===== config.mk =====
export PLATFORM = sky130hd
export DESIGN_NAME = ftdi_bridge
export DESIGN_NICKNAME = ftdi_bridge
export VERILOG_FILES = /design/flow/design.v
export SDC_FILE = /design/flow/constraint.sdc
export NUM_CORES = 4
export LEC_CHECK = 0
export CAP_MARGIN = 5
export CELL_PAD_IN_SITES_DETAIL_PLACEMENT = 0
export CELL_PAD_IN_SITES_GLOBAL_PLACEMENT = 1
export CORE_MARGIN = 2
export CORE_UTILIZATION = 65
export CTS_CLUSTER_SIZE = 78
export MAX_ROUTING_LAYER = met5
export SETUP_SLACK_MARGIN = 0.88
export SLEW_MARGIN = 20

===== constraint.sdc =====
create_clock -name core_clock -period 3.02 [get_ports {clk_i}]
set_input_delay 0.6040 -clock core_clock [delete_from_list [all_inputs] [get_ports {clk_i}]]
set_output_delay 0.6040 -clock core_clock [all_outputs]
set_load 0.01 [all_outputs]

===== design.v =====
module ftdi_sync
(
     input           clk_i
    ,input           rst_i
    ,input           ftdi_rxf_i
    ,input           ftdi_txe_i
    ,input  [  7:0]  ftdi_data_in_i
    ,input           inport_valid_i
    ,input  [  7:0]  inport_data_i
    ,input           outport_accept_i
    ,output          ftdi_siwua_o
    ,output          ftdi_wrn_o
    ,output          ftdi_rdn_o
    ,output          ftdi_oen_o
    ,output [  7:0]  ftdi_data_out_o
    ,output          inport_accept_o
    ,output          outport_valid_o
    ,output [  7:0]  outport_data_o
);
wire [7:0] tx_data_w;
wire       tx_valid_w;
wire       tx_accept_w;
wire [6:0] tx_level_w;
ftdi_fifo
#(
    .WIDTH(8),
    .DEPTH(64),
    .ADDR_W(6),
    .COUNT_W(7)
)
u_fifo_out
(
    .clk_i(clk_i),
    .rst_i(rst_i),
    .push_i(inport_valid_i),
    .data_in_i(inport_data_i),
    .accept_o(inport_accept_o),
    .valid_o(tx_valid_w),
    .data_out_o(tx_data_w),
    .pop_i(tx_accept_w),
    .level_o(tx_level_w)
);
wire tx_empty_next_w = (tx_level_w <= 7'd1);
wire [7:0] rx_data_w  = ftdi_data_in_i;
wire       rx_valid_w = !ftdi_rdn_o && !ftdi_rxf_i;
wire       rx_accept_w;
wire [6:0] rx_level_w;
ftdi_fifo
#(
    .WIDTH(8),
    .DEPTH(64),
    .ADDR_W(6),
    .COUNT_W(7)
)
u_fifo_in
(
    .clk_i(clk_i),
    .rst_i(rst_i),
    .push_i(rx_valid_w),
    .data_in_i(rx_data_w),
    .accept_o(rx_accept_w),
    .valid_o(outport_valid_o),
    .data_out_o(outport_data_o),
    .pop_i(outport_accept_i),
    .level_o(rx_level_w)
);
wire rx_full_next_w = (rx_level_w >= 7'd63);
localparam STATE_W           = 2;
localparam STATE_IDLE        = 2'd0;
localparam STATE_TX          = 2'd1;
localparam STATE_RX          = 2'd2;
reg [STATE_W-1:0] state_q;
wire rx_space_w = rx_accept_w;
wire rx_ready_w = !ftdi_rxf_i;
wire tx_space_w = !ftdi_txe_i;
reg  tx_valid_q;
assign tx_accept_w = !tx_valid_q || (state_q == STATE_TX && tx_space_w);
always @ (posedge clk_i or posedge rst_i)
if (rst_i)
    tx_valid_q   <= 1'b0;
else if (tx_accept_w)
    tx_valid_q   <= tx_valid_w;
reg [STATE_W-1:0] next_state_r;
always @ *
begin
    next_state_r = state_q;
    case (state_q)
    STATE_IDLE :
    begin
        if (rx_ready_w && rx_space_w)
            next_state_r    = STATE_RX;
        else if (tx_space_w && (tx_valid_w || tx_valid_q))
            next_state_r    = STATE_TX;
    end
    STATE_RX :
    begin
        if (!rx_ready_w || rx_full_next_w)
            next_state_r  = STATE_IDLE;
    end
    STATE_TX :
    begin
        if (!tx_space_w || tx_empty_next_w)
            next_state_r  = STATE_IDLE;
    end    
    default:
        ;
   endcase
end
always @ (posedge clk_i or posedge rst_i)
if (rst_i)
    state_q   <= STATE_IDLE;
else
    state_q   <= next_state_r;
reg       rdn_q;
reg       wrn_q;
reg       oen_q;
reg [7:0] data_q;
always @ (posedge clk_i or posedge rst_i)
if (rst_i)
    oen_q   <= 1'b1;
else if (state_q == STATE_IDLE && next_state_r == STATE_RX)
    oen_q   <= 1'b0;
else if (state_q == STATE_RX && next_state_r == STATE_IDLE)
    oen_q   <= 1'b1;
always @ (posedge clk_i or posedge rst_i)
if (rst_i)
    rdn_q   <= 1'b1;
else if (state_q == STATE_IDLE && next_state_r == STATE_RX)
    rdn_q   <= 1'b0;
else if (state_q == STATE_RX && next_state_r == STATE_IDLE)
    rdn_q   <= 1'b1;
always @ (posedge clk_i or posedge rst_i)
if (rst_i)
    wrn_q   <= 1'b1;
else if (state_q == STATE_IDLE && next_state_r == STATE_TX)
    wrn_q   <= 1'b0;
else if (state_q == STATE_TX && next_state_r == STATE_IDLE)
    wrn_q   <= 1'b1;
always @ (posedge clk_i or posedge rst_i)
if (rst_i)
    data_q  <= 8'b0;
else if (tx_accept_w)
    data_q  <= tx_data_w;
assign ftdi_wrn_o      = wrn_q;
assign ftdi_rdn_o      = rdn_q;
assign ftdi_oen_o      = oen_q;
assign ftdi_data_out_o = data_q;
assign ftdi_siwua_o    = 1'b1;  
endmodule
module ftdi_fifo
#(
    parameter WIDTH   = 8,
    parameter DEPTH   = 4,
    parameter ADDR_W  = 2,
    parameter COUNT_W = 3
)
(
     input                clk_i
    ,input                rst_i
    ,input  [WIDTH-1:0]   data_in_i
    ,input                push_i
    ,input                pop_i
    ,output [WIDTH-1:0]   data_out_o
    ,output               accept_o
    ,output               valid_o
    ,output [COUNT_W-1:0] level_o
);
reg [WIDTH-1:0]   ram_q[DEPTH-1:0];
reg [ADDR_W-1:0]  rd_ptr_q;
reg [ADDR_W-1:0]  wr_ptr_q;
reg [COUNT_W-1:0] count_q;
always @ (posedge clk_i or posedge rst_i)
if (rst_i)
begin
    count_q   <= {(COUNT_W) {1'b0}};
    rd_ptr_q  <= {(ADDR_W) {1'b0}};
    wr_ptr_q  <= {(ADDR_W) {1'b0}};
end
else
begin
    if (push_i & accept_o)
    begin
        ram_q[wr_ptr_q] <= data_in_i;
        wr_ptr_q        <= wr_ptr_q + 1;
    end
    if (pop_i & valid_o)
        rd_ptr_q      <= rd_ptr_q + 1;
    if ((push_i & accept_o) & ~(pop_i & valid_o))
        count_q <= count_q + 1;
    else if (~(push_i & accept_o) & (pop_i & valid_o))
        count_q <= count_q - 1;
end
/*verilator lint_off WIDTH*/
assign valid_o       = (count_q != 0);
assign accept_o      = (count_q != DEPTH);
/*verilator lint_on WIDTH*/
assign data_out_o    = ram_q[rd_ptr_q];
assign level_o       = count_q;
endmodule
module ftdi_bridge
#(
     parameter MODE             = "SYNC"
    ,parameter CLK_DIV          = 2
    ,parameter GP_OUTPUTS       = 32
    ,parameter GP_INPUTS        = 32
    ,parameter GPIO_ADDRESS     = 32'hf0000000
    ,parameter GP_IN_EVENT_MASK = 0
    ,parameter AXI_ID           = 0
)
(
     input           clk_i
    ,input           rst_i
    ,input           ftdi_rxf_i
    ,input           ftdi_txe_i
    ,input  [  7:0]  ftdi_data_in_i
    ,input           mem_awready_i
    ,input           mem_wready_i
    ,input           mem_bvalid_i
    ,input  [  1:0]  mem_bresp_i
    ,input  [  3:0]  mem_bid_i
    ,input           mem_arready_i
    ,input           mem_rvalid_i
    ,input  [ 31:0]  mem_rdata_i
    ,input  [  1:0]  mem_rresp_i
    ,input  [  3:0]  mem_rid_i
    ,input           mem_rlast_i
    ,input  [ 31:0]  gp_inputs_i
    ,output          ftdi_siwua_o
    ,output          ftdi_wrn_o
    ,output          ftdi_rdn_o
    ,output          ftdi_oen_o
    ,output [  7:0]  ftdi_data_out_o
    ,output          mem_awvalid_o
    ,output [ 31:0]  mem_awaddr_o
    ,output [  3:0]  mem_awid_o
    ,output [  7:0]  mem_awlen_o
    ,output [  1:0]  mem_awburst_o
    ,output          mem_wvalid_o
    ,output [ 31:0]  mem_wdata_o
    ,output [  3:0]  mem_wstrb_o
    ,output          mem_wlast_o
    ,output          mem_bready_o
    ,output          mem_arvalid_o
    ,output [ 31:0]  mem_araddr_o
    ,output [  3:0]  mem_arid_o
    ,output [  7:0]  mem_arlen_o
    ,output [  1:0]  mem_arburst_o
    ,output          mem_rready_o
    ,output [ 31:0]  gp_outputs_o
);
localparam CMD_NOP          = 4'd0;
localparam CMD_WR           = 4'd1;
localparam CMD_RD           = 4'd2;
localparam CMD_GP_WR        = 4'd3;
localparam CMD_GP_RD        = 4'd4;
localparam CMD_GP_RD_CLR    = 4'd5;
localparam CMD_STREAM_ON    = 4'd6;
localparam CMD_STREAM_OFF   = 4'd7;
localparam LEN_W            = 12;
localparam DATA_W           = 8;
localparam STATE_W          = 4;
localparam STATE_IDLE       = 4'd0;
localparam STATE_CMD        = 4'd1;
localparam STATE_LEN        = 4'd2;
localparam STATE_ADDR0      = 4'd3;
localparam STATE_ADDR1      = 4'd4;
localparam STATE_ADDR2      = 4'd5;
localparam STATE_ADDR3      = 4'd6;
localparam STATE_WRITE      = 4'd7;
localparam STATE_READ       = 4'd8;
localparam STATE_DATA0      = 4'd9;
localparam STATE_DATA1      = 4'd10;
localparam STATE_DATA2      = 4'd11;
localparam STATE_DATA3      = 4'd12;
localparam STATE_GP_WR      = 4'd13;
localparam STATE_GP_RD      = 4'd14;
wire [DATA_W-1:0]   data_tx_w;
wire [DATA_W-1:0]   data_rx_w;
wire                wr_w;
wire                rd_w;
wire                wr_accept_w;
wire                rx_ready_w;
wire                read_skip_w;
reg [STATE_W-1:0]   state_q;
reg [LEN_W-1:0]     len_q;
reg [31:0]          mem_addr_q;
reg                 mem_cyc_q;
reg                 mem_wr_q;
reg [1:0]           data_idx_q;
reg [31:0]          data_q;
reg [GP_OUTPUTS-1:0] gp_out_q;
reg [GP_INPUTS-1:0]  gp_in_q;
wire magic_addr_w = (mem_addr_q == 32'd4026531840);
wire wr_byte_w = (state_q == STATE_WRITE) && rx_ready_w && !mem_cyc_q && (len_q != {LEN_W{1'b0}});
reg [STATE_W-1:0] next_state_r;
always @ *
begin
    next_state_r = state_q;
    case (state_q)
    STATE_IDLE :
    begin
        if (rx_ready_w)
            next_state_r    = STATE_CMD;
    end
    STATE_CMD :
    begin
        if (data_rx_w[3:0] == CMD_NOP)
            next_state_r  = STATE_IDLE;
        else if (data_rx_w[3:0] == CMD_WR || data_rx_w[3:0] == CMD_RD)
            next_state_r  = STATE_LEN;
        else if (data_rx_w[3:0] == CMD_GP_WR)
            next_state_r  = STATE_GP_WR;
        else if (data_rx_w[3:0] == CMD_GP_RD)
            next_state_r  = STATE_GP_RD;
        else
            next_state_r  = STATE_IDLE;
    end
    STATE_LEN :
    begin
        if (rx_ready_w)
            next_state_r  = STATE_ADDR0;
    end
    STATE_ADDR0 : if (rx_ready_w) next_state_r  = STATE_ADDR1;
    STATE_ADDR1 : if (rx_ready_w) next_state_r  = STATE_ADDR2;
    STATE_ADDR2 : if (rx_ready_w) next_state_r  = STATE_ADDR3;
    STATE_ADDR3 :
    begin
        if (rx_ready_w && mem_wr_q) 
            next_state_r  = STATE_WRITE;
        else if (rx_ready_w) 
            next_state_r  = STATE_READ;            
    end
    STATE_WRITE :
    begin
        if (len_q == {LEN_W{1'b0}} && (mem_bvalid_i || magic_addr_w))
            next_state_r  = STATE_IDLE;
        else
            next_state_r  = STATE_WRITE;
    end
    STATE_READ :
    begin
        if (mem_rvalid_i || magic_addr_w)
            next_state_r  = STATE_DATA0;
    end
    STATE_DATA0 :
    begin
        if (read_skip_w)
            next_state_r  = STATE_DATA1;
        else if (wr_accept_w && (len_q == {LEN_W{1'b0}}))
            next_state_r  = STATE_IDLE;
        else if (wr_accept_w)
            next_state_r  = STATE_DATA1;
    end
    STATE_DATA1 :
    begin
        if (read_skip_w)
            next_state_r  = STATE_DATA2;
        else if (wr_accept_w && (len_q == {LEN_W{1'b0}}))
            next_state_r  = STATE_IDLE;
        else if (wr_accept_w)
            next_state_r  = STATE_DATA2;
    end
    STATE_DATA2 :
    begin
        if (read_skip_w)
            next_state_r  = STATE_DATA3;
        else if (wr_accept_w && (len_q == {LEN_W{1'b0}}))
            next_state_r  = STATE_IDLE;
        else if (wr_accept_w)
            next_state_r  = STATE_DATA3;
    end
    STATE_DATA3 :
    begin
        if (wr_accept_w && (len_q != {LEN_W{1'b0}}))
            next_state_r  = STATE_READ;
        else if (wr_accept_w)
            next_state_r  = STATE_IDLE;
    end
    STATE_GP_WR :
    begin
        if (rx_ready_w)
            next_state_r  = STATE_IDLE;
    end
    STATE_GP_RD :
    begin
        if (wr_accept_w)
            next_state_r  = STATE_IDLE;
    end
    default:
        ;
   endcase
end
always @ (posedge clk_i or posedge rst_i)
if (rst_i)
    state_q   <= STATE_IDLE;
else
    state_q   <= next_state_r;
assign wr_w = (((state_q == STATE_DATA0) |
               (state_q == STATE_DATA1) |
               (state_q == STATE_DATA2) |
               (state_q == STATE_DATA3)) && !read_skip_w) |
              (state_q == STATE_GP_RD);
assign rd_w = (state_q == STATE_CMD) |
              (state_q == STATE_LEN) |
              (state_q == STATE_ADDR0) |
              (state_q == STATE_ADDR1) |
              (state_q == STATE_ADDR2) |
              (state_q == STATE_ADDR3) |
              (state_q == STATE_WRITE && !mem_cyc_q && len_q != {LEN_W{1'b0}}) |
              (state_q == STATE_GP_WR);
always @ (posedge clk_i or posedge rst_i)
if (rst_i)
    len_q       <= {LEN_W{1'b0}};
else if (state_q == STATE_CMD && rx_ready_w)
    len_q[11:8] <= data_rx_w[7:4];
else if (state_q == STATE_LEN && rx_ready_w)
    len_q[7:0]  <= data_rx_w[7:0];
else if (wr_byte_w)
    len_q       <= len_q - {{(LEN_W-1){1'b0}}, 1'b1};
else if (state_q == STATE_READ && ((mem_cyc_q && mem_rvalid_i) || magic_addr_w))
    len_q       <= len_q - {{(LEN_W-1){1'b0}}, 1'b1};
else if (((state_q == STATE_DATA0) || (state_q == STATE_DATA1) || (state_q == STATE_DATA2)) && wr_accept_w && !read_skip_w)
    len_q       <= len_q - {{(LEN_W-1){1'b0}}, 1'b1};
always @ (posedge clk_i or posedge rst_i)
if (rst_i)
    mem_addr_q        <= 'd0;
else if (state_q == STATE_ADDR0 && rx_ready_w)
    mem_addr_q[31:24] <= data_rx_w;
else if (state_q == STATE_ADDR1 && rx_ready_w)
    mem_addr_q[23:16] <= data_rx_w;
else if (state_q == STATE_ADDR2 && rx_ready_w)
    mem_addr_q[15:8]  <= data_rx_w;
else if (state_q == STATE_ADDR3 && rx_ready_w)
    mem_addr_q[7:0]   <= data_rx_w;
else if (state_q == STATE_WRITE && (mem_cyc_q && mem_bvalid_i))
    mem_addr_q        <= {mem_addr_q[31:2], 2'b0} + 'd4;
else if (state_q == STATE_READ && (mem_cyc_q && mem_rvalid_i))
    mem_addr_q        <= {mem_addr_q[31:2], 2'b0} + 'd4;
always @ (posedge clk_i or posedge rst_i)
if (rst_i)
    data_idx_q <= 2'b0;
else if (state_q == STATE_ADDR3)
    data_idx_q <= data_rx_w[1:0];
else if (wr_byte_w)
    data_idx_q <= data_idx_q + 2'd1;
else if (((state_q == STATE_DATA0) || (state_q == STATE_DATA1) || (state_q == STATE_DATA2)) && (data_idx_q != 2'b0))
    data_idx_q <= data_idx_q - 2'd1;
assign read_skip_w = (data_idx_q != 2'b0);
always @ (posedge clk_i or posedge rst_i)
if (rst_i)
    data_q <= 32'b0;
else if (state_q == STATE_IDLE)
    data_q <= {{(32-GP_INPUTS){1'b0}}, gp_in_q};
else if (wr_byte_w)
begin
    case (data_idx_q)
        2'd0: data_q[7:0]   <= data_rx_w;
        2'd1: data_q[15:8]  <= data_rx_w;
        2'd2: data_q[23:16] <= data_rx_w;
        2'd3: data_q[31:24] <= data_rx_w;
    endcase
end
else if (state_q == STATE_READ && mem_rvalid_i)
    data_q <= mem_rdata_i;
else if (((state_q == STATE_DATA0) || (state_q == STATE_DATA1) || (state_q == STATE_DATA2)) && (wr_accept_w || read_skip_w))
    data_q <= {8'b0, data_q[31:8]};
assign data_tx_w  = data_q[7:0];
assign mem_wdata_o = data_q;
reg mem_awvalid_q;
reg mem_awvalid_r;
reg mem_wvalid_q;
reg mem_wvalid_r;
always @ *
begin
    mem_awvalid_r = 1'b0;
    mem_wvalid_r  = 1'b0;
    if (mem_awvalid_o && !mem_awready_i)
        mem_awvalid_r = mem_awvalid_q;
    else if (mem_awvalid_o)
        mem_awvalid_r = 1'b0;
    else if (wr_byte_w && (data_idx_q == 2'd3 || len_q == 1))
        mem_awvalid_r = !magic_addr_w;
    if (mem_wvalid_o && !mem_wready_i)
        mem_wvalid_r = mem_wvalid_q;
    else if (mem_wvalid_o)
        mem_wvalid_r = 1'b0;
    else if (wr_byte_w && (data_idx_q == 2'd3 || len_q == 1))
        mem_wvalid_r = !magic_addr_w;
end
always @ (posedge clk_i or posedge rst_i)
if (rst_i)
begin
    mem_awvalid_q <= 1'b0;
    mem_wvalid_q  <= 1'b0;
end
else
begin
    mem_awvalid_q <= mem_awvalid_r;
    mem_wvalid_q  <= mem_wvalid_r;
end
assign mem_awvalid_o = mem_awvalid_q;
assign mem_wvalid_o  = mem_wvalid_q;
assign mem_awaddr_o  = {mem_addr_q[31:2], 2'b0};
assign mem_awid_o    = AXI_ID;
assign mem_awlen_o   = 8'b0;
assign mem_awburst_o = 2'b01;
assign mem_wlast_o   = 1'b1;
assign mem_bready_o = 1'b1;
reg mem_arvalid_q;
reg mem_arvalid_r;
always @ *
begin
    mem_arvalid_r = 1'b0;
    if (mem_arvalid_o && !mem_arready_i)
        mem_arvalid_r = mem_arvalid_q;
    else if (mem_arvalid_o)
        mem_arvalid_r = 1'b0;
    else if (state_q == STATE_READ && !mem_cyc_q)
        mem_arvalid_r = !magic_addr_w;
end
always @ (posedge clk_i or posedge rst_i)
if (rst_i)
    mem_arvalid_q <= 1'b0;
else
    mem_arvalid_q <= mem_arvalid_r;
assign mem_arvalid_o = mem_arvalid_q;
assign mem_araddr_o  = {mem_addr_q[31:2], 2'b0};
assign mem_arid_o    = AXI_ID;
assign mem_arlen_o   = 8'b0;
assign mem_arburst_o = 2'b01;
assign mem_rready_o  = 1'b1;
reg [3:0] mem_sel_q;
reg [3:0] mem_sel_r;
always @ *
begin
    mem_sel_r = 4'b1111;
    case (data_idx_q)
    2'd0: mem_sel_r = 4'b0001;
    2'd1: mem_sel_r = 4'b0011;
    2'd2: mem_sel_r = 4'b0111;
    2'd3: mem_sel_r = 4'b1111;
    endcase
    case (mem_addr_q[1:0])
    2'd0: mem_sel_r = mem_sel_r & 4'b1111;
    2'd1: mem_sel_r = mem_sel_r & 4'b1110;
    2'd2: mem_sel_r = mem_sel_r & 4'b1100;
    2'd3: mem_sel_r = mem_sel_r & 4'b1000;
    endcase
end
always @ (posedge clk_i or posedge rst_i)
if (rst_i)
    mem_sel_q    <= 4'b0;
else if (state_q == STATE_IDLE)
    mem_sel_q   <= 4'b1111;
else if (wr_byte_w && (data_idx_q == 2'd3 || len_q == 1))
    mem_sel_q   <= mem_sel_r;
assign mem_wstrb_o  = mem_sel_q;
always @ (posedge clk_i or posedge rst_i)
if (rst_i)
    mem_wr_q    <= 1'b0;
else if (state_q == STATE_CMD && rx_ready_w)
    mem_wr_q    <= (data_rx_w[3:0] == CMD_WR);
always @ (posedge clk_i or posedge rst_i)
if (rst_i == 1'b1)
    mem_cyc_q <= 1'b0;
else if (mem_arvalid_r || mem_awvalid_r)
    mem_cyc_q <= 1'b1;
else if (mem_bvalid_i || mem_rvalid_i)
    mem_cyc_q <= 1'b0;
reg gpio_wr_q;
always @ (posedge clk_i or posedge rst_i)
if (rst_i)
    gpio_wr_q <= 1'b0;
else if (magic_addr_w && wr_byte_w && (data_idx_q == 2'd3 || len_q == 1))
    gpio_wr_q <= 1'b1;
else
    gpio_wr_q <= 1'b0;
always @ (posedge clk_i or posedge rst_i)
if (rst_i)
    gp_out_q <= {(GP_OUTPUTS){1'b0}};
else if (state_q == STATE_GP_WR && rx_ready_w)
    gp_out_q <= {{(GP_OUTPUTS-8){1'b0}}, data_rx_w};
else if (gpio_wr_q)
    gp_out_q <= data_q[GP_OUTPUTS-1:0];
assign gp_outputs_o = gp_out_q;
reg [GP_INPUTS-1:0]  gp_in_r;
always @ *
begin
    if ((state_q == STATE_GP_RD) && wr_accept_w)
        gp_in_r = gp_inputs_i;
    else
        gp_in_r = (gp_in_q & GP_IN_EVENT_MASK) | gp_inputs_i;
end
always @ (posedge clk_i or posedge rst_i)
if (rst_i)
    gp_in_q <= {(GP_INPUTS){1'b0}};
else
    gp_in_q <= gp_in_r;
generate
if (1)
begin
    ftdi_sync
    u_sync
    (
        .clk_i(clk_i),
        .rst_i(rst_i),
        .ftdi_rxf_i(ftdi_rxf_i),
        .ftdi_txe_i(ftdi_txe_i),
        .ftdi_siwua_o(ftdi_siwua_o),
        .ftdi_wrn_o(ftdi_wrn_o),
        .ftdi_rdn_o(ftdi_rdn_o),
        .ftdi_oen_o(ftdi_oen_o),
        .ftdi_data_out_o(ftdi_data_out_o),
        .ftdi_data_in_i(ftdi_data_in_i),
        .outport_valid_o(rx_ready_w),
        .outport_data_o(data_rx_w),
        .outport_accept_i(rd_w),
        .inport_valid_i(wr_w),
        .inport_data_i(data_tx_w),
        .inport_accept_o(wr_accept_w)
    );
end
endgenerate
endmodule

===== run.sh =====
#!/bin/bash
# the make line also repeats each setting of config.mk as NAME=value (left out here)
make -C /OpenROAD-flow-scripts/flow DESIGN_CONFIG=/design/flow/config.mk WORK_HOME=/design/flow/orfs CLKGATE_MAP_FILE= finish

==> results.yml, run 1 <==
# yosys + openroad results
power_and_ir_drop:
  power.leakage_nw: 24.8
  power_frac_comb_pct: 43.8
  seq-power_mw: 22.4
  powerComb_mw: 30.1
  p_total_mw: 68.7
  swShare_pct: 37.8
  power.group.top: "combinational logic"
  pwr-share-seq_pct: 32.7
  clock_power_mw: 16.2
  clkPwrFrac_pct: 23.6
  peakVddDrop_uv: 1150
  p_int_mw: 42.8
  powerDensity_nw_per_um2: 1010
  p_sw_mw: 26.0
job:
  max-cap-violations: 0
  warnings: 68
finish:
  finalCoreUtilization_pct: 87.8
  nNetsFinal: 4769
  area_growth_syn_to_layout_pct: 33.2
  n_fill_cell: 3231
synthesis:
  top_cell: "edfxtp_1"
  ys_sh_mux_pct: 1.46
  netlist_instances: 3746
  yosys-top-cells-count: "edfxtp_1 (1024), nor2_1 (322), a22oi_1 (286), nand2_1 (275), dfrtp_1 (215)"
  yosys.area_share.aoi_pct: 10.4
  ys_sh_adder_pct: 0.894
  top_area_share_pct: 60.0
  edf_count: 1024
  ys_cells: 3746
  yosysSeqAreaShare_pct: 70.7
  synthArstFlopShare_pct: 17.6
  yosysUniqueCellTypes: 89
  synth_area_leader_cell: "edfxtp_1"
  yosys_warnings: 4
  simple_gate_area_share_pct: 12.4
  ys_area_um2: 51200
  xor_share_pct: 0.838
  avgSynthCellArea_um2: 13.7
  top_cells_by_area: "edfxtp_1 (60%), dfrtp_1 (11%), a22oi_1 (4.2%)"
  netlist_logic_family_top: "simple AND/OR/NAND/NOR gates"
  ys_seq_elements: 1243
  syn-cell-area_um2: 51200
  synth_top_flop_cell: "edfxtp_1"
die:
  die_area_um2: 81100
  io_pins: 272
  fp_util_pct: 65.9
  rows: 102
  die_x_um: 285
  die_h_um: 285
  fp.coreArea_um2: 77700
final_timing:
  clock_skew_ns: 0.0632
  max_slew_margin_pct: 7.82
  period_minus_slack_ns: 4.04
  hold_viol_final: 0
  setup_viol: 102
  rsz0062_at_grt: "yes"
  drv_slew: 0
  period_used_pct: 134
  worst_slew_pin_slew_ns: 1.38
  timing.fmax_ghz: 0.248
  fin_ws_ns: -1.02
setup_path:
  crit_path_max_fanout: 6
  rrSetupSlack_ns: -1.02
  startpoint: "genblk1.u_sync.u_fifo_in.rd_ptr_q[1]$_DFFE_PP0P_"
  path_buffers: 7
  critPathMaxStageDelay_ns: 0.75
  cp-start-kind: "flip-flop"
  reg2reg_depth: 16
  r2r_end: "mem_addr_q[20]$_DFFE_PP0P_"
  endpoint: "mem_addr_q[20]$_DFFE_PP0P_"
  cp_top_family: "simple AND/OR/NAND/NOR gates"
  crit_cells: 16
  cp_cell_sequence: "inv_2, ha_4, buf_4, and3b_2, buf_4, nand3_1, nand4_1, nor4_4, buf_4, nand4_1, buf_6, mux2i_2, buf_6, buf_12, a32oi_1, o22a_1"
  end_kind: "flip-flop"
  cpMostUsedCell: "buf_4"
  cp.arrival_ns: 4.64
  crit_required_ns: 3.62
  crit_slowest_cell: "nand4_1"
  r2r_start: "genblk1.u_sync.u_fifo_in.rd_ptr_q[1]$_DFFE_PP0P_"
  crit_type: "flip-flop to flip-flop"
global_route:
  overflow: 0
  grt_max_degree: 160
  grt_usage_pct: 49.9
  antenna_found_initial: 15
  grt_pass1_wl_um: 287000
  grt_pass1_vias: 40400
place:
  gp_congestion: 1.11
  hpwl_um: 135000
  port_buffers: 222
drt:
  top_layer: "met5"
  ant_nets: 0
  wl_met1_um: 62100
  met2_length_um: 92600
  num_vias: 43100
  wl_met3_um: 36900
  wl_um: 217000
  routed_via_density: 7.44
  drc_errors: 0
  dr.pass1.iters: 13
  wire_per_inst_um: 37.4
  drt_iter0_drc: 8598
clock_tree:
  htreeDepth: 3
  root_buffer: "clkbuf_16"
  postCtsHoldBufs: 0
  clk_pin_slew_ns: 0.06
  numCtsBuffers: 119
  clockBufferDepth: 3
  cts_tree: "done"
  clk_latency_ns: 0.78
  clock-sinks: 1243
min_path:
  min_path_type: "input pin to async pin"
outcome:
  violatedChecks: "negative setup slack"
  status: "finished with violations"
==> through the flow <==
step | setup slack [ns] | hold WS [ns] | TNS [ns] | area (um^2) | cells
floorplan | -0.289 | 0.428 | -0.512 | 52100 | 3780
global placement | -0.940 | 0.438 | -51.20 | 60200 | 5419
detailed placement | -0.936 | 0.442 | -51.66 | 60200 | 5419
CTS | -0.262 | 0.258 | -10.24 | 66000 | 5683
global route | -0.938 | 0.258 | -49.30 | 68200 | 5785
finish | -1.02 | 0.260 | -54.61 | 68200 | 5791
==> cell type report <==
cell class | count | area [um^2] | area share, %
Antenna cell | 8 | 20.0 | 0.0293
Clock buffer | 139 | 3120 | 4.58
Timing Repair Buffer | 1029 | 10000 | 14.7
Clock inverter | 86 | 1060 | 1.56
Tap cell | 1040 | 1300 | 1.91
Inverter | 44 | 204 | 0.299
Multi-Input combinational cell | 2202 | 16200 | 23.8
Sequential cell | 1243 | 36300 | 53.2
==> per-layer routing <==
layer  vias up  global-route usage (%)
li1      16200                       -
met2      4778                    73.6
met5         -                   0.116
met1     20400                    58.3
met4        14                    41.6
met3      1693                    18.8
==> what timing repair did <==
action | CTS | global route
resized | 304 | 290
cloned | 4 | 4
buffers inserted | 35 | 96
setup endpoints to repair | 1319 | 1325
hold endpoints to repair | 0 | 0
pin swaps | 92 | 120
==> inputs of run 2 (changes only) <==
- CAP_MARGIN: 5 -> 20
- CELL_PAD_IN_SITES_DETAIL_PLACEMENT: 0 -> default
- CELL_PAD_IN_SITES_GLOBAL_PLACEMENT: 1 -> default
- CORE_UTILIZATION: 65 -> 70
- CTS_CLUSTER_SIZE: 78 -> 57
- MAX_ROUTING_LAYER: met5 -> default
- SETUP_SLACK_MARGIN: 0.88 -> default
- clock period: 3.02 -> 4.21 ns (I/O delays scaled with it)
==> run 2 against run 1 <==
The layout still fails its checks (negative setup slack). Via count is 9.1% lower. Count of clock-buffer cells in the layout down 1. Clock power shrank 33%. Register-to-register slack improved by 0.91 ns. Non-clock buffer count shrank 499. Flip-flop count unchanged.
==> results.yml, run 2 <==
# yosys + openroad results
outcome:
  status: "finished with violations"
  violatedChecks: "negative setup slack"
synthesis:
  yosysSeqAreaShare_pct: 70.7
  syn-cell-area_um2: 51200
  synthArstFlopShare_pct: 17.6
  ys_sh_adder_pct: 0.894
  avgSynthCellArea_um2: 13.7
  simple_gate_area_share_pct: 12.4
  edf_count: 1024
  top_area_share_pct: 60.0
  ys_seq_elements: 1243
  xor_share_pct: 0.838
  ys_area_um2: 51200
  ys_sh_mux_pct: 1.46
  yosys.area_share.aoi_pct: 10.4
  netlist_logic_family_top: "simple AND/OR/NAND/NOR gates"
  synth_area_leader_cell: "edfxtp_1"
  synth_top_flop_cell: "edfxtp_1"
  top_cell: "edfxtp_1"
  yosys-top-cells-count: "edfxtp_1 (1024), nor2_1 (322), a22oi_1 (286), nand2_1 (275), dfrtp_1 (215)"
  top_cells_by_area: "edfxtp_1 (60%), dfrtp_1 (11%), a22oi_1 (4.2%)"
  yosysUniqueCellTypes: 89
  netlist_instances: 3746
  ys_cells: 3746
  yosys_warnings: 4
final_timing:
  drv_slew: 0
  period_minus_slack_ns: 4.32
  max_slew_margin_pct: 16.7
  fin_hold_ws_ns: 0.456
  period_used_pct: 103
  clock_skew_ns: 0.0650
  hold_viol_final: 0
  setup_viol: 10
  timing.fmax_ghz: 0.231
  fin_ws_ns: -0.110
  worst_slew_pin_slew_ns: 1.24
  rsz0062_at_grt: "no"
setup_path:
  cp_cell_sequence: "inv_1, ha_1, nand2_1, nor2_1, a22oi_1, nand4_1, nor3_1, nand4_1, mux2_4, mux2_2"
  cp-start-kind: "flip-flop"
  critPathMaxStageDelay_ns: 0.82
  endpoint: "genblk1.u_sync.data_q[2]$_DFFE_PP0N_"
  crit_type: "flip-flop to flip-flop"
  rrSetupSlack_ns: -0.11
  crit_path_max_fanout: 8
  r2r_start: "genblk1.u_sync.u_fifo_out.rd_ptr_q[0]$_DFFE_PP0P_"
  crit_cells: 10
  crit_slowest_cell: "nand4_1"
  path_buffers: 1
  r2r_end: "genblk1.u_sync.data_q[2]$_DFFE_PP0N_"
  crit_required_ns: 4.81
  startpoint: "genblk1.u_sync.u_fifo_out.rd_ptr_q[0]$_DFFE_PP0P_"
  end_kind: "flip-flop"
  cp.arrival_ns: 4.92
  cpMostUsedCell: "nand4_1"
  reg2reg_depth: 10
  cp_top_family: "simple AND/OR/NAND/NOR gates"
die:
  io_pins: 272
  rows: 99
  fp.coreArea_um2: 72700
  die_x_um: 275
  die_area_um2: 75400
  fp_util_pct: 70.5
  die_h_um: 275
power_and_ir_drop:
  clock_power_mw: 10.9
  pwr-share-seq_pct: 39.8
  swShare_pct: 37.2
  clkPwrFrac_pct: 26.6
  power_frac_comb_pct: 33.6
  power.group.top: "registers"
  powerComb_mw: 13.8
  peakVddDrop_uv: 600
  power.leakage_nw: 21.3
  p_int_mw: 25.8
  powerDensity_nw_per_um2: 687
  seq-power_mw: 16.3
  p_sw_mw: 15.3
drt:
  num_vias: 39200
  drc_errors: 0
  wl_um: 189000
  ant_nets: 0
  routed_via_density: 7.53
  wire_per_inst_um: 36.4
  dr.pass1.iters: 10
  drt_iter0_drc: 8567
finish:
  n_fill_cell: 3727
  nNetsFinal: 4267
  area_growth_syn_to_layout_pct: 16.8
  design_area_um2: 59800
global_route:
  overflow: 0
  grt_usage_pct: 50.6
  grt_pass1_wl_um: 266000
  grt_pass1_vias: 37600
  grt_max_degree: 171
  antenna_found_initial: 21
job:
  max-cap-violations: 0
  warnings: 66
min_path:
  hold_path_end: "data_q[16]$_DFFE_PP0P_"
  whs_path_depth: 2
  worstHoldStart: "gp_in_q[16]$_DFF_PP0_"
  min_path_type: "flip-flop to flip-flop"
clock_tree:
  clockBufferDepth: 3
  clock-sinks: 1243
  clk_pin_slew_ns: 0.06
  numCtsBuffers: 117
  postCtsHoldBufs: 0
  root_buffer: "clkbuf_16"
  cts_tree: "done"
  clk_latency_ns: 0.76
  htreeDepth: 3
place:
  hpwl_um: 124000
  gp_congestion: 1.12
  port_buffers: 222
  placed_area_um2: 55700
run 2: metrics by stage:
step	util, %	total power [mW]	std cells	setup TNS, ns	worst slack [ns]
floorplan	-	22.9	3780	0	0.389
CTS	82.1	40.0	5190	0	0.00503
global route	82.2	41.8	5197	0	0.00697
detailed placement	76.6	29.3	4972	0	0.139
finish	82.3	41.1	5204	-0.377	-0.110
global placement	76.6	28.8	4972	-0.0132	-0.0132
run 2: metal layers:
| layer | wire [um] | track usage [%] |
|---|---|---|
| met1 | 54800 | 59.2 |
| met2 | 81200 | 72.6 |
| met4 | 20900 | 40.6 |
| met5 | 206 | 1.32 |
| met3 | 32300 | 22.8 |
run 2: cell type report:
type                    instances  area [um^2]  area share (%)
clock buffers                 138         3060            5.11
multi-input cells            2201        13500            22.6
flip-flops and latches       1243        36300            60.6
well taps                     959         1200            2.01
repair buffers                530         4680            7.83
clock inverters                80          891            1.49
diodes                          9         22.5          0.0377
inverters                      44          173           0.289
run 2: what timing repair did:
item | 4_1_cts | 5_1_grt
resized | 0 | 21
setup endpoints to repair | 0 | 30
setup buffers | 0 | 0
==> inputs of run 3 (changes only) <==
- CORE_UTILIZATION: 70 -> 65
- CTS_CLUSTER_SIZE: 57 -> default
- clock period: 4.21 -> 3.04 ns (I/O delays scaled with it)
==> run 3 against run 2 <==
Still fails the layout checks on negative setup slack. Power increased by 72%. Hold slack got worse by 0.16 ns. Sequential power increased by 39%.
==> results.yml, run 3 <==
# yosys + openroad results
outcome:
  status: "finished with violations"
  violatedChecks: "negative setup slack"
power_and_ir_drop:
  pwr-share-seq_pct: 32.0
  peakVddDrop_uv: 1040
  p_int_mw: 43.3
  swShare_pct: 38.6
  power.group.top: "combinational logic"
  seq-power_mw: 22.6
  powerDensity_nw_per_um2: 1040
  powerComb_mw: 31.6
  clkPwrFrac_pct: 23.2
  power_frac_comb_pct: 44.7
  p_total_mw: 70.6
  p_sw_mw: 27.3
  clock_power_mw: 16.4
  power.leakage_nw: 25.0
setup_path:
  critPathMaxStageDelay_ns: 0.71
  crit_cells: 14
  cp_top_family: "AND-OR/OR-AND gates"
  rrSetupSlack_ns: -0.91
  path_buffers: 5
  crit_slowest_cell: "a2111oi_4"
  cp.arrival_ns: 4.62
  endpoint: "state_q[7]$_DFF_PP0_"
  r2r_start: "genblk1.u_sync.u_fifo_in.rd_ptr_q[1]$_DFFE_PP0P_"
  startpoint: "genblk1.u_sync.u_fifo_in.rd_ptr_q[1]$_DFFE_PP0P_"
  cpMostUsedCell: "buf_6"
  crit_path_max_fanout: 6
  crit_type: "flip-flop to flip-flop"
  cp-start-kind: "flip-flop"
  reg2reg_depth: 14
  r2r_end: "state_q[7]$_DFF_PP0_"
  end_kind: "flip-flop"
  cp_cell_sequence: "buf_6, ha_4, buf_6, and3b_2, buf_12, and3_4, a2111oi_4, buf_4, nand4_1, nor4_4, buf_6, a21boi_4, and3_4, a32o_1"
  crit_required_ns: 3.71
min_path:
  min_path_type: "input pin to flip-flop"
  hold_path_end: "gp_in_q[27]$_DFF_PP0_"
  worstHoldStart: "gp_inputs_i[27]"
  whs_path_depth: 1
synthesis:
  yosys_warnings: 4
  synth_top_flop_cell: "edfxtp_1"
  simple_gate_area_share_pct: 12.4
  ys_seq_elements: 1243
  yosys-top-cells-count: "edfxtp_1 (1024), nor2_1 (322), a22oi_1 (286), nand2_1 (275), dfrtp_1 (215)"
  synthArstFlopShare_pct: 17.6
  top_area_share_pct: 60.0
  netlist_instances: 3746
  xor_share_pct: 0.838
  netlist_logic_family_top: "simple AND/OR/NAND/NOR gates"
  top_cell: "edfxtp_1"
  top_cells_by_area: "edfxtp_1 (60%), dfrtp_1 (11%), a22oi_1 (4.2%)"
  ys_sh_adder_pct: 0.894
  ys_sh_mux_pct: 1.46
  ys_area_um2: 51200
  yosys.area_share.aoi_pct: 10.4
  yosysSeqAreaShare_pct: 70.7
  syn-cell-area_um2: 51200
  edf_count: 1024
  synth_area_leader_cell: "edfxtp_1"
  yosysUniqueCellTypes: 89
  ys_cells: 3746
  avgSynthCellArea_um2: 13.7
final_timing:
  period_minus_slack_ns: 3.95
  worst_slew_pin_slew_ns: 1.07
  fin_setup_tns_ns: -48.35
  hold_viol_final: 0
  drv_slew: 0
  fin_ws_ns: -0.908
  setup_viol: 98
  clock_skew_ns: 0.0451
  rsz0062_at_grt: "yes"
  max_slew_margin_pct: 28.7
  timing.fmax_ghz: 0.253
  period_used_pct: 130
drt:
  drc_errors: 0
  routed_via_density: 7.62
  drt_iter0_drc: 9335
  ant_nets: 0
  dr.pass1.iters: 17
  wire_per_inst_um: 39.3
  wl_um: 230000
  num_vias: 44600
place:
  gp_congestion: 1.08
  hpwl_um: 140000
  dp.cells: 5476
  placed_area_um2: 59800
  port_buffers: 222
die:
  rows: 102
  io_pins: 272
  fp_util_pct: 65.9
  fp.coreArea_um2: 77700
  die_area_um2: 81100
  die_h_um: 285
  die_x_um: 285
clock_tree:
  cts_tree: "done"
  clockBufferDepth: 3
  numCtsBuffers: 120
  root_buffer: "clkbuf_16"
  htreeDepth: 3
  clk_latency_ns: 0.75
  clock-sinks: 1243
  clk_pin_slew_ns: 0.07
global_route:
  grt_usage_pct: 53.1
  grt_max_degree: 96
  antenna_found_initial: 18
  overflow: 0
  grt_pass1_wl_um: 302000
  grt_pass1_vias: 41800
finish:
  n_fill_cell: 3168
  area_growth_syn_to_layout_pct: 32.3
  seq_area_um2: 36300
  layout.cells.non_filler: 5850
  design_area_um2: 67800
  nNetsFinal: 4819
  comb_area_um2: 15500
job:
  max-cap-violations: 0
  warnings: 65
-- run 3: final cells by class --
| class | instances | area share, % |
|---|---|---|
| Inverter | 44 | 0.284 |
| Antenna cell | 15 | 0.0554 |
| Multi-Input combinational cell | 2201 | 22.9 |
| Timing Repair Buffer | 1079 | 15.0 |
| Sequential cell | 1243 | 53.5 |
| Tap cell | 1040 | 1.92 |
| Clock inverter | 81 | 1.49 |
| Clock buffer | 147 | 4.85 |
-- run 3: timing repair --
action	in CTS	in global routing
cloned	5	1
setup endpoints to repair	110	252
pin swaps	122	133
hold buffers	0	0
setup buffers	74	73
gates resized	369	233
-- run 3: per-stage QoR --
stage          utilization, %  setup WS [ns]  hold WS [ns]
3_3_place_gp             76.9         -0.873         0.437
5_1_grt                  87.2         -0.801         0.305
6_report                 87.2         -0.908         0.295
4_1_cts                  85.2         -0.229         0.317
2_1_floorplan               -         -0.205         0.428
3_5_place_dp             76.9         -0.898         0.443
-- run 3: metal layers --
metal  wire length, um  vias to the layer above  track usage, %  part of all wire, %
met2             96000                     5373            77.9                   42
met1             64500                    20900            61.1                   28
met3             39600                     1973            21.1                   17
li1                  -                    16300               -                    -
met4             29700                       26            46.2                   13
met5               345                        -               0                 0.15
==> inputs of run 4 (changes only) <==
- ABC_AREA: default -> 1
- CORE_UTILIZATION: 65 -> 72
- CTS_CLUSTER_DIAMETER: default -> 399
==> run 4 against run 3 <==
Still fails the layout checks on negative setup slack. Sequential power down 4%. Die size down 4.6%. Flip-flop count unchanged. Power down 16%. Routed wire length down 8.3%. Global-route usage up 0.18 points. Clock skew up 0.0019 ns. Count of clock-buffer cells in the layout up 7. Core utilization up 0.78 points.
==> results.yml, run 4 <==
# yosys + openroad results
outcome:
  status: "finished with violations"
  violatedChecks: "negative setup slack"
place:
  hpwl_um: 137000
  port_buffers: 222
  placed_area_um2: 60800
  gp_congestion: 1.08
  dp.cells: 6635
synthesis:
  simple_gate_area_share_pct: 20.6
  ys_area_um2: 54100
  yosys.area_share.aoi_pct: 4.82
  edf_count: 1024
  top_area_share_pct: 56.8
  syn-cell-area_um2: 54100
  top_cell: "nand2_1"
  yosysUniqueCellTypes: 62
  synthArstFlopShare_pct: 17.6
  ys_sh_mux_pct: 0.0185
  netlist_instances: 5100
  ys_sh_adder_pct: 0.846
  ys_cells: 5100
  xor_share_pct: 0.890
  yosys_warnings: 4
  yosysSeqAreaShare_pct: 67.0
  top_cells_by_area: "edfxtp_1 (57%), dfrtp_1 (9.9%), nand2_1 (9.6%)"
  netlist_logic_family_top: "simple AND/OR/NAND/NOR gates"
  synth_top_flop_cell: "edfxtp_1"
  yosys-top-cells-count: "nand2_1 (1383), edfxtp_1 (1024), nor2_1 (661), inv_1 (455), nand3_1 (297)"
  synth_area_leader_cell: "edfxtp_1"
  avgSynthCellArea_um2: 10.6
  ys_seq_elements: 1243
setup_path:
  crit_required_ns: 3.62
  cp_top_family: "simple AND/OR/NAND/NOR gates"
  crit_path_max_fanout: 7
  crit_slowest_cell: "dfrtp_1"
  crit_type: "flip-flop to flip-flop"
  cpMostUsedCell: "nand2_1"
  endpoint: "mem_addr_q[7]$_DFFE_PP0P_"
  critPathMaxStageDelay_ns: 0.42
  reg2reg_depth: 17
  crit_cells: 17
  rrSetupSlack_ns: -0.28
  cp-start-kind: "flip-flop"
  end_kind: "flip-flop"
  r2r_end: "mem_addr_q[7]$_DFFE_PP0P_"
  startpoint: "genblk1.u_sync.u_fifo_in.rd_ptr_q[1]$_DFFE_PP0P_"
  cp_cell_sequence: "buf_4, ha_4, nand3_1, buf_12, nor2_4, nand2_1, nand2_1, nor3_2, nand2_1, nor2_1, nand2_1, nor2_1, buf_4, nand2_4, buf_4, o21ai_0, o21ai_0"
  cp.arrival_ns: 3.90
  r2r_start: "genblk1.u_sync.u_fifo_in.rd_ptr_q[1]$_DFFE_PP0P_"
  path_buffers: 4
finish:
  design_area_um2: 65500
  nNetsFinal: 5937
  layout.cells.non_filler: 6883
  area_growth_syn_to_layout_pct: 21.1
  n_fill_cell: 3292
die:
  die_h_um: 278
  io_pins: 272
  die_x_um: 278
  fp_util_pct: 72.7
  die_area_um2: 77300
  rows: 100
  fp.coreArea_um2: 74400
power_and_ir_drop:
  pwr-share-seq_pct: 37.0
  swShare_pct: 39.3
  powerComb_mw: 22.5
  p_sw_mw: 23.2
  peakVddDrop_uv: 757
  powerDensity_nw_per_um2: 902
  p_total_mw: 59.0
  p_int_mw: 35.9
  seq-power_mw: 21.8
  clkPwrFrac_pct: 24.9
  power_frac_comb_pct: 38.1
  power.leakage_nw: 27.0
  clock_power_mw: 14.7
  power.group.top: "combinational logic"
clock_tree:
  htreeDepth: 3
  clock-sinks: 1243
  cts_tree: "done"
  clockBufferDepth: 3
  clk_latency_ns: 0.74
  postCtsHoldBufs: 0
  clk_pin_slew_ns: 0.06
  root_buffer: "clkbuf_16"
  numCtsBuffers: 118
final_timing:
  max_slew_margin_pct: 29.3
  hold_viol_final: 0
  rsz0062_at_grt: "yes"
  fin_hold_ws_ns: 0.213
  clock_skew_ns: 0.0469
  fin_ws_ns: -0.280
  period_minus_slack_ns: 3.32
  period_used_pct: 109
  worst_slew_pin_slew_ns: 1.06
  setup_viol: 41
  timing.fmax_ghz: 0.301
  drv_slew: 0
min_path:
  hold_path_end: "genblk1.u_sync.u_fifo_in.ram_q[56][0]$_DFFE_PP_"
  min_path_type: "input pin to flip-flop"
  worstHoldStart: "ftdi_data_in_i[0]"
  whs_path_depth: 1
global_route:
  overflow: 0
  grt_max_degree: 81
  grt_pass1_wl_um: 294000
  grt_usage_pct: 53.3
  antenna_found_initial: 10
  grt_pass1_vias: 44700
job:
  warnings: 64
  max-cap-violations: 0
drt:
  wire_per_inst_um: 30.7
  wl_um: 211000
  drc_errors: 0
  drt_iter0_drc: 8936
  routed_via_density: 6.83
  num_vias: 47000
  dr.pass1.iters: 10
  ant_nets: 0
run 4: final cells by class:
cell class	instances	area [um^2]	share of cell area [%]
Sequential cell	1243	36200	55.4
Antenna cell	8	20.0	0.0306
Clock inverter	65	574	0.877
Multi-Input combinational cell	3190	15500	23.7
Clock buffer	154	3210	4.90
Inverter	471	1790	2.73
Timing Repair Buffer	783	6910	10.5
Tap cell	969	1210	1.85
run 4: routing by layer:
metal  routed length [um]  vias to the layer above  GRT usage (%)
li1                     -                    18600              -
met1                59800                    21300           63.6
met2                89600                     5388           79.2
met3                35800                     1668           17.4
met4                25600                       10           44.9
met5                  179                        -          0.438
run 4: stage by stage:
stage	util, %	setup TNS (ns)	setup WS (ns)
floorplan	-	-147.07	-1.72
global placement	81.7	-3.70	-0.227
detailed placement	81.7	-7.63	-0.321
CTS	87.0	0	0.0000475
global route	87.9	-3.04	-0.225
finish	88.0	-3.03	-0.280
run 4: timing repair:
item | 4_1_cts | 5_1_grt
gates resized | 47 | 160
pin swaps | 3 | 25
endpoints found under the setup margin | 91 | 114
setup buffers | 4 | 16
cloned | 0 | 1
==> inputs of run 5 (changes only) <==
- CORE_ASPECT_RATIO: default -> 1.15
- CORE_MARGIN: 2 -> 7
- CORE_UTILIZATION: 72 -> 40
- CTS_CLUSTER_DIAMETER: 399 -> 244
- SETUP_SLACK_MARGIN: default -> -0.88
- SLEW_MARGIN: 20 -> 0
- clock period: 3.04 -> 10.0 ns (I/O delays scaled with it)
==> run 5 against run 4 <==
The run now finishes clean. Power shrank 71%. Routed wire length shrank 9.1%. Core utilization shrank 41 points. Via count shrank 15%. Count of clock-buffer cells in the layout grew 16. Final cell count grew 4.9%. Final area shrank 4.8%. Sequential share of layout area grew 2.8 points. Die size grew 88%. Clock skew shrank 0.021 ns. Critical path type is now flip-flop to output port. Largest cell class unchanged. Largest power group is now registers.
==> results.yml, run 5 <==
# yosys + openroad results
outcome:
  status: "no timing/DRC/antenna violations"
power_and_ir_drop:
  power_frac_comb_pct: 31.7
  seq-power_mw: 6.66
  pwr-share-seq_pct: 39.5
  peakVddDrop_uv: 209
  clock_power_mw: 4.86
  swShare_pct: 38.2
  powerComb_mw: 5.35
  clkPwrFrac_pct: 28.8
  power.group.top: "registers"
  p_sw_mw: 6.45
  power.leakage_nw: 24.7
  powerDensity_nw_per_um2: 271
  p_int_mw: 10.4
clock_tree:
  postCtsHoldBufs: 0
  clock-sinks: 1243
  numCtsBuffers: 134
  htreeDepth: 4
  clk_pin_slew_ns: 0.06
  root_buffer: "clkbuf_16"
  postCtsSetupBuffers: 0
  ctsResizeCount: 0
  clockBufferDepth: 3
  clk_latency_ns: 0.76
  cts_tree: "done"
min_path:
  hold_path_end: "mem_wvalid_q$_DFFE_PP0N_"
  worstHoldStart: "mem_wvalid_q$_DFFE_PP0N_"
  whs_path_depth: 1
  min_path_type: "flip-flop to flip-flop"
place:
  hpwl_um: 132000
  gp_congestion: 0.981
  placed_area_um2: 58000
  port_buffers: 222
setup_path:
  end_kind: "output port"
  crit_path_max_fanout: 41
  crit_required_ns: 8.00
  crit_cells: 2
  path_buffers: 2
  r2r_end: "data_q[2]$_DFFE_PP0P_"
  cp_cell_sequence: "buf_4, clkdlybuf4s50_1"
  r2r_start: "genblk1.u_sync.u_fifo_in.rd_ptr_q[0]$_DFFE_PP0P_"
  startpoint: "data_q[7]$_DFFE_PP0P_"
  cp.arrival_ns: 2.78
  cp_top_family: "buffers and inverters"
  crit_slowest_cell: "dfrtp_2"
  rrSetupSlack_ns: 5.60
  critPathMaxStageDelay_ns: 0.80
  reg2reg_depth: 17
  cp-start-kind: "flip-flop"
  crit_type: "flip-flop to output port"
  endpoint: "mem_wdata_o[7]"
synthesis:
  top_area_share_pct: 56.8
  ys_sh_mux_pct: 0.0185
  yosys.area_share.aoi_pct: 4.82
  avgSynthCellArea_um2: 10.6
  synth_top_flop_cell: "edfxtp_1"
  ys_sh_adder_pct: 0.846
  yosys-top-cells-count: "nand2_1 (1383), edfxtp_1 (1024), nor2_1 (661), inv_1 (455), nand3_1 (297)"
  ys_cells: 5100
  synth_area_leader_cell: "edfxtp_1"
  yosysUniqueCellTypes: 62
  simple_gate_area_share_pct: 20.6
  yosys_warnings: 4
  netlist_logic_family_top: "simple AND/OR/NAND/NOR gates"
  syn-cell-area_um2: 54100
  yosysSeqAreaShare_pct: 67.0
  ys_area_um2: 54100
  netlist_instances: 5100
  edf_count: 1024
  xor_share_pct: 0.890
  top_cell: "nand2_1"
  top_cells_by_area: "edfxtp_1 (57%), dfrtp_1 (9.9%), nand2_1 (9.6%)"
  synthArstFlopShare_pct: 17.6
  ys_seq_elements: 1243
global_route:
  grt_pass1_wl_um: 270000
  antenna_found_initial: 4
  grt_usage_pct: 25.5
  global_route.usage.met1_pct: 32.6
  grt_pass1_vias: 37800
  met2_usage_pct: 40.8
  grt-busiest-layer: "met2"
  overflow: 0
  grt_max_degree: 100
  globalRouteMet3Util_pct: 4.23
drt:
  ant_nets: 0
  routed_via_density: 5.53
  dr.pass1.iters: 8
  drc_errors: 0
  wire_per_inst_um: 26.6
  drt_iter0_drc: 5272
  num_vias: 39900
  wl_um: 192000
die:
  die_area_um2: 146000
  die_x_um: 357
  fp_util_pct: 40.4
  fp.coreArea_um2: 134000
  die_h_um: 408
  rows: 144
  io_pins: 272
finish:
  area_growth_syn_to_layout_pct: 15.2
  n_fill_cell: 12400
  design_area_um2: 62300
  nNetsFinal: 5489
final_timing:
  fin_setup_tns_ns: 0
  period_minus_slack_ns: 4.78
  hold_viol_final: 0
  worst_slew_pin_slew_ns: 1.23
  period_used_pct: 47.8
  clock_skew_ns: 0.0258
  rsz0062_at_grt: "no"
  drv_slew: 0
  timing.fmax_ghz: 0.209
  setup_viol: 0
  max_slew_margin_pct: 17.9
job:
  warnings: 60
  max-cap-violations: 0
[run 5: metal layers]
layer,vias to the layer above,share of wire (%)
met5,-,0
met3,531,9.1
met2,2285,46
met4,0,7.1
li1,17700,-
met1,19400,37
[run 5: final cells by class]
cell class,count,area (um^2),share of cell area [%]
sequential,1243,36200,58.2
multi-input combinational,3190,14900,23.9
clock buffer,170,3590,5.76
timing repair buffer,319,2980,4.78
tap,1752,2190,3.52
inverter,471,1780,2.86
clock inverter,72,639,1.03
antenna,3,7.51,0.0120
[run 5: stage by stage]
step           hold WS, ns  std cells  worst slack (ns)  total power [mW]  utilization, %
6_report             0.472       7220              5.22              16.9            46.5
5_1_grt              0.487       7220              5.17              17.5            46.5
4_1_cts              0.475       7209              5.18              16.8            46.4
2_1_floorplan        0.459       5134              1.89              9.67               -
3_5_place_dp         0.468       6967              4.69              12.0            43.3
3_3_place_gp         0.460       6956              4.78              12.0            43.2
==> inputs of run 6 (changes only) <==
- ABC_AREA: 1 -> default
- CAP_MARGIN: 20 -> 5
- CELL_PAD_IN_SITES_DETAIL_PLACEMENT: default -> 0
- CELL_PAD_IN_SITES_GLOBAL_PLACEMENT: default -> 0
- CORE_ASPECT_RATIO: 1.15 -> default
- CORE_MARGIN: 7 -> 2
- CORE_UTILIZATION: 40 -> 72
- CTS_CLUSTER_DIAMETER: 244 -> 96
- CTS_CLUSTER_SIZE: default -> 95
- MAX_ROUTING_LAYER: default -> met5
- SETUP_SLACK_MARGIN: -0.88 -> -0.16
- SLEW_MARGIN: 0 -> 20
- clock period: 10.0 -> 1.71 ns (I/O delays scaled with it)
==> run 6 against run 5 <==
The flow now stops in global routing (5_1_grt). Die size is 50% lower. Synthesized cell count is 27% lower. Area after synthesis is 5.3% lower.
==> results.yml, run 6 <==
# physical design summary
clock_tree:
  clockBufferDepth: 3
  htreeDepth: 2
  root_buffer: "clkbuf_16"
  clock-sinks: 1243
  numCtsBuffers: 37
synthesis:
  synth_area_leader_cell: "edfxtp_1"
  edf_count: 1024
  simple_gate_area_share_pct: 12.4
  ys_cells: 3746
  top_cells_by_area: "edfxtp_1 (60%), dfrtp_1 (11%), a22oi_1 (4.2%)"
  avgSynthCellArea_um2: 13.7
  yosys.area_share.aoi_pct: 10.4
  top_cell: "edfxtp_1"
  netlist_instances: 3746
  ys_sh_mux_pct: 1.46
  ys_sh_adder_pct: 0.894
  yosys-top-cells-count: "edfxtp_1 (1024), nor2_1 (322), a22oi_1 (286), nand2_1 (275), dfrtp_1 (215)"
  yosysUniqueCellTypes: 89
  xor_share_pct: 0.838
  ys_area_um2: 51200
  syn-cell-area_um2: 51200
  synth_top_flop_cell: "edfxtp_1"
  synthArstFlopShare_pct: 17.6
  yosys_warnings: 4
  ys_seq_elements: 1243
  top_area_share_pct: 60.0
  yosysSeqAreaShare_pct: 70.7
  netlist_logic_family_top: "simple AND/OR/NAND/NOR gates"
outcome:
  stop_stage: "global routing (5_1_grt)"
  status: "aborted with a tool error"
  error: "[ERROR GRT-0116] Global routing finished with congestion. Check the congestion regions in the DRC Viewer."
place:
  port_buffers: 222
  placed_area_um2: 61900
  gp_congestion: 1.20
  hpwl_um: 147000
  dp.cells: 5555
die:
  rows: 97
  die_h_um: 271
  die_area_um2: 73300
  fp.coreArea_um2: 70300
  fp_util_pct: 72.9
  die_x_um: 271
  io_pins: 272
global_route:
  overflow: 133
  grt_usage_pct: 74.3
==> run 6: what timing repair did <==
| action | in CTS |
|---|---|
| gates cloned | 2 |
| buffers inserted | 76 |
| endpoints found under the setup margin | 1341 |
| gates resized | 463 |
| pin swaps | 127 |
| hold buffers | 0 |
==> run 6: per-layer routing <==
metal / GRT overflow / track usage (%)
met3: 0 / 58.4
met5: 0 / 23.8
met1: 1 / 74.6
met4: 71 / 72.0
met2: 61 / 92.2
==> run 6: through the flow <==
stage               hold slack [ns]  worst slack, ns
floorplan                     0.278            -1.60
global placement              0.436            -2.21
detailed placement            0.451            -2.41
CTS                          0.0530            -1.58
==> inputs of run 7 (changes only) <==
- CAP_MARGIN: 5 -> 25
- CELL_PAD_IN_SITES_DETAIL_PLACEMENT: 0 -> default
- CELL_PAD_IN_SITES_GLOBAL_PLACEMENT: 0 -> 2
- CORE_ASPECT_RATIO: default -> 0.67
- CORE_MARGIN: 2 -> 10
- CORE_UTILIZATION: 72 -> 63
- CTS_CLUSTER_DIAMETER: 96 -> 284
- CTS_CLUSTER_SIZE: 95 -> default
- GPL_TIMING_DRIVEN: default -> 1
- MAX_ROUTING_LAYER: met5 -> default
- PLACE_DENSITY: default -> 0.94
- SETUP_SLACK_MARGIN: -0.16 -> 1.32
- SLEW_MARGIN: 20 -> 0
- clock period: 1.71 -> 8.69 ns (I/O delays scaled with it)
==> run 7 against run 6 <==
The run now finishes clean. Synthesized cell count stayed put. Die size up 27%. Area after synthesis stayed put.
==> results.yml, run 7 <==
# yosys + openroad results
outcome:
  status: "no timing/DRC/antenna violations"
synthesis:
  synth_top_flop_cell: "edfxtp_1"
  synthArstFlopShare_pct: 17.6
  netlist_logic_family_top: "simple AND/OR/NAND/NOR gates"
  xor_share_pct: 0.838
  simple_gate_area_share_pct: 12.4
  syn-cell-area_um2: 51200
  avgSynthCellArea_um2: 13.7
  edf_count: 1024
  yosysUniqueCellTypes: 89
  netlist_instances: 3746
  ys_sh_adder_pct: 0.894
  synth_area_leader_cell: "edfxtp_1"
  ys_sh_mux_pct: 1.46
  ys_area_um2: 51200
  yosys-top-cells-count: "edfxtp_1 (1024), nor2_1 (322), a22oi_1 (286), nand2_1 (275), dfrtp_1 (215)"
  top_area_share_pct: 60.0
  top_cell: "edfxtp_1"
  ys_cells: 3746
  yosys_warnings: 4
  yosys.area_share.aoi_pct: 10.4
  yosysSeqAreaShare_pct: 70.7
  top_cells_by_area: "edfxtp_1 (60%), dfrtp_1 (11%), a22oi_1 (4.2%)"
  ys_seq_elements: 1243
global_route:
  grt_pass1_wl_um: 256000
  antenna_found_initial: 8
  grt_usage_pct: 38.5
  grt_max_degree: 83
  grt_pass1_vias: 35400
  overflow: 0
min_path:
  min_path_type: "flip-flop to flip-flop"
  hold_path_end: "data_q[2]$_DFFE_PP0P_"
  worstHoldStart: "gp_in_q[2]$_DFF_PP0_"
  whs_path_depth: 2
setup_path:
  path_buffers: 3
  end_kind: "flip-flop"
  endpoint: "genblk1.u_sync.u_fifo_in.count_q[6]$_DFFE_PP0P_"
  r2r_end: "genblk1.u_sync.u_fifo_in.count_q[6]$_DFFE_PP0P_"
  cp_top_family: "simple AND/OR/NAND/NOR gates"
  crit_slowest_cell: "or4b_2"
  startpoint: "len_q[0]$_DFFE_PP0P_"
  cp-start-kind: "flip-flop"
  crit_type: "flip-flop to flip-flop"
  rrSetupSlack_ns: 3.58
  crit_cells: 18
  crit_required_ns: 9.26
  crit_path_max_fanout: 39
  critPathMaxStageDelay_ns: 0.80
  cp.arrival_ns: 5.68
  r2r_start: "len_q[0]$_DFFE_PP0P_"
  reg2reg_depth: 18
  cp_cell_sequence: "inv_1, ha_1, or3b_1, nor4_2, or4b_2, nand2_1, inv_1, ha_1, inv_1, fa_1, a21oi_1, nor2_1, nor2_1, o21bai_1, a21oi_1, xnor2_1, nor2_1, xor2_1"
drt:
  wl_um: 184000
  ant_nets: 0
  drc_errors: 0
  routed_via_density: 7.18
  wire_per_inst_um: 35.3
  dr.pass1.iters: 10
  drt_iter0_drc: 6907
  num_vias: 37500
final_timing:
  fin_setup_tns_ns: 0
  period_minus_slack_ns: 5.11
  worst_slew_pin_slew_ns: 1.21
  setup_viol: 0
  drv_slew: 0
  period_used_pct: 58.8
  hold_viol_final: 0
  rsz0062_at_grt: "no"
  max_slew_margin_pct: 17.6
  fin_hold_ws_ns: 0.452
  clock_skew_ns: 0.0600
  timing.fmax_ghz: 0.196
place:
  hpwl_um: 125000
  dp.cells: 4991
  gp_congestion: 1.07
  port_buffers: 222
power_and_ir_drop:
  powerComb_mw: 6.21
  seq-power_mw: 7.91
  power.group.top: "registers"
  clock_power_mw: 4.98
  clkPwrFrac_pct: 26.1
  power_frac_comb_pct: 32.5
  swShare_pct: 37.6
  peakVddDrop_uv: 268
  power.leakage_nw: 20.7
  p_total_mw: 19.1
  p_sw_mw: 7.18
  pwr-share-seq_pct: 41.4
  powerDensity_nw_per_um2: 324
  p_int_mw: 11.9
clock_tree:
  root_buffer: "clkbuf_16"
  postCtsHoldBufs: 0
  cts_tree: "done"
  ctsResizeCount: 0
  clock-sinks: 1243
  clk_pin_slew_ns: 0.06
  numCtsBuffers: 108
  htreeDepth: 3
  clockBufferDepth: 3
  postCtsSetupBuffers: 0
  clk_latency_ns: 0.72
die:
  die_h_um: 253
  io_pins: 272
  rows: 85
  fp.coreArea_um2: 80500
  fp_util_pct: 63.6
  die_area_um2: 93300
  die_x_um: 368
finish:
  area_growth_syn_to_layout_pct: 15.0
  n_fill_cell: 5224
  nNetsFinal: 4170
  layout.cells.non_filler: 5220
job:
  warnings: 64
  max-cap-violations: 0
run 7: per-layer routing:
| metal | GRT usage, % | vias to the layer above | share of wire [%] |
|---|---|---|---|
| met5 | 2.03 | - | 0.32 |
| met4 | 12.3 | 26 | 4.2 |
| met3 | 24.3 | 645 | 21 |
| met2 | 50.9 | 3623 | 39 |
| met1 | 51.1 | 18200 | 35 |
| li1 | - | 15000 | - |
run 7: area by class of cell:
type	instances	area, um^2	area share, %
sequential	1243	36200	61.5
clock buffer	135	2900	4.91
tap	1087	1360	2.31
antenna	6	15.0	0.0255
timing repair buffer	442	4020	6.83
inverter	44	178	0.301
clock inverter	62	713	1.21
multi-input combinational	2201	13500	22.9
run 7: through the flow:
| stage | worst slack [ns] | utilization [%] | cell area (um^2) |
|---|---|---|---|
| after CTS | 3.54 | 72.8 | 58600 |
| final | 3.58 | 73.2 | 58900 |
| after detailed placement | 3.48 | 68.4 | 55000 |
| after floorplan | 3.07 | - | 51400 |
| after global routing | 3.26 | 73.2 | 58900 |
| after global placement | 3.47 | 67.8 | 54600 |
Power is estimated from default activity; no workload was simulated.
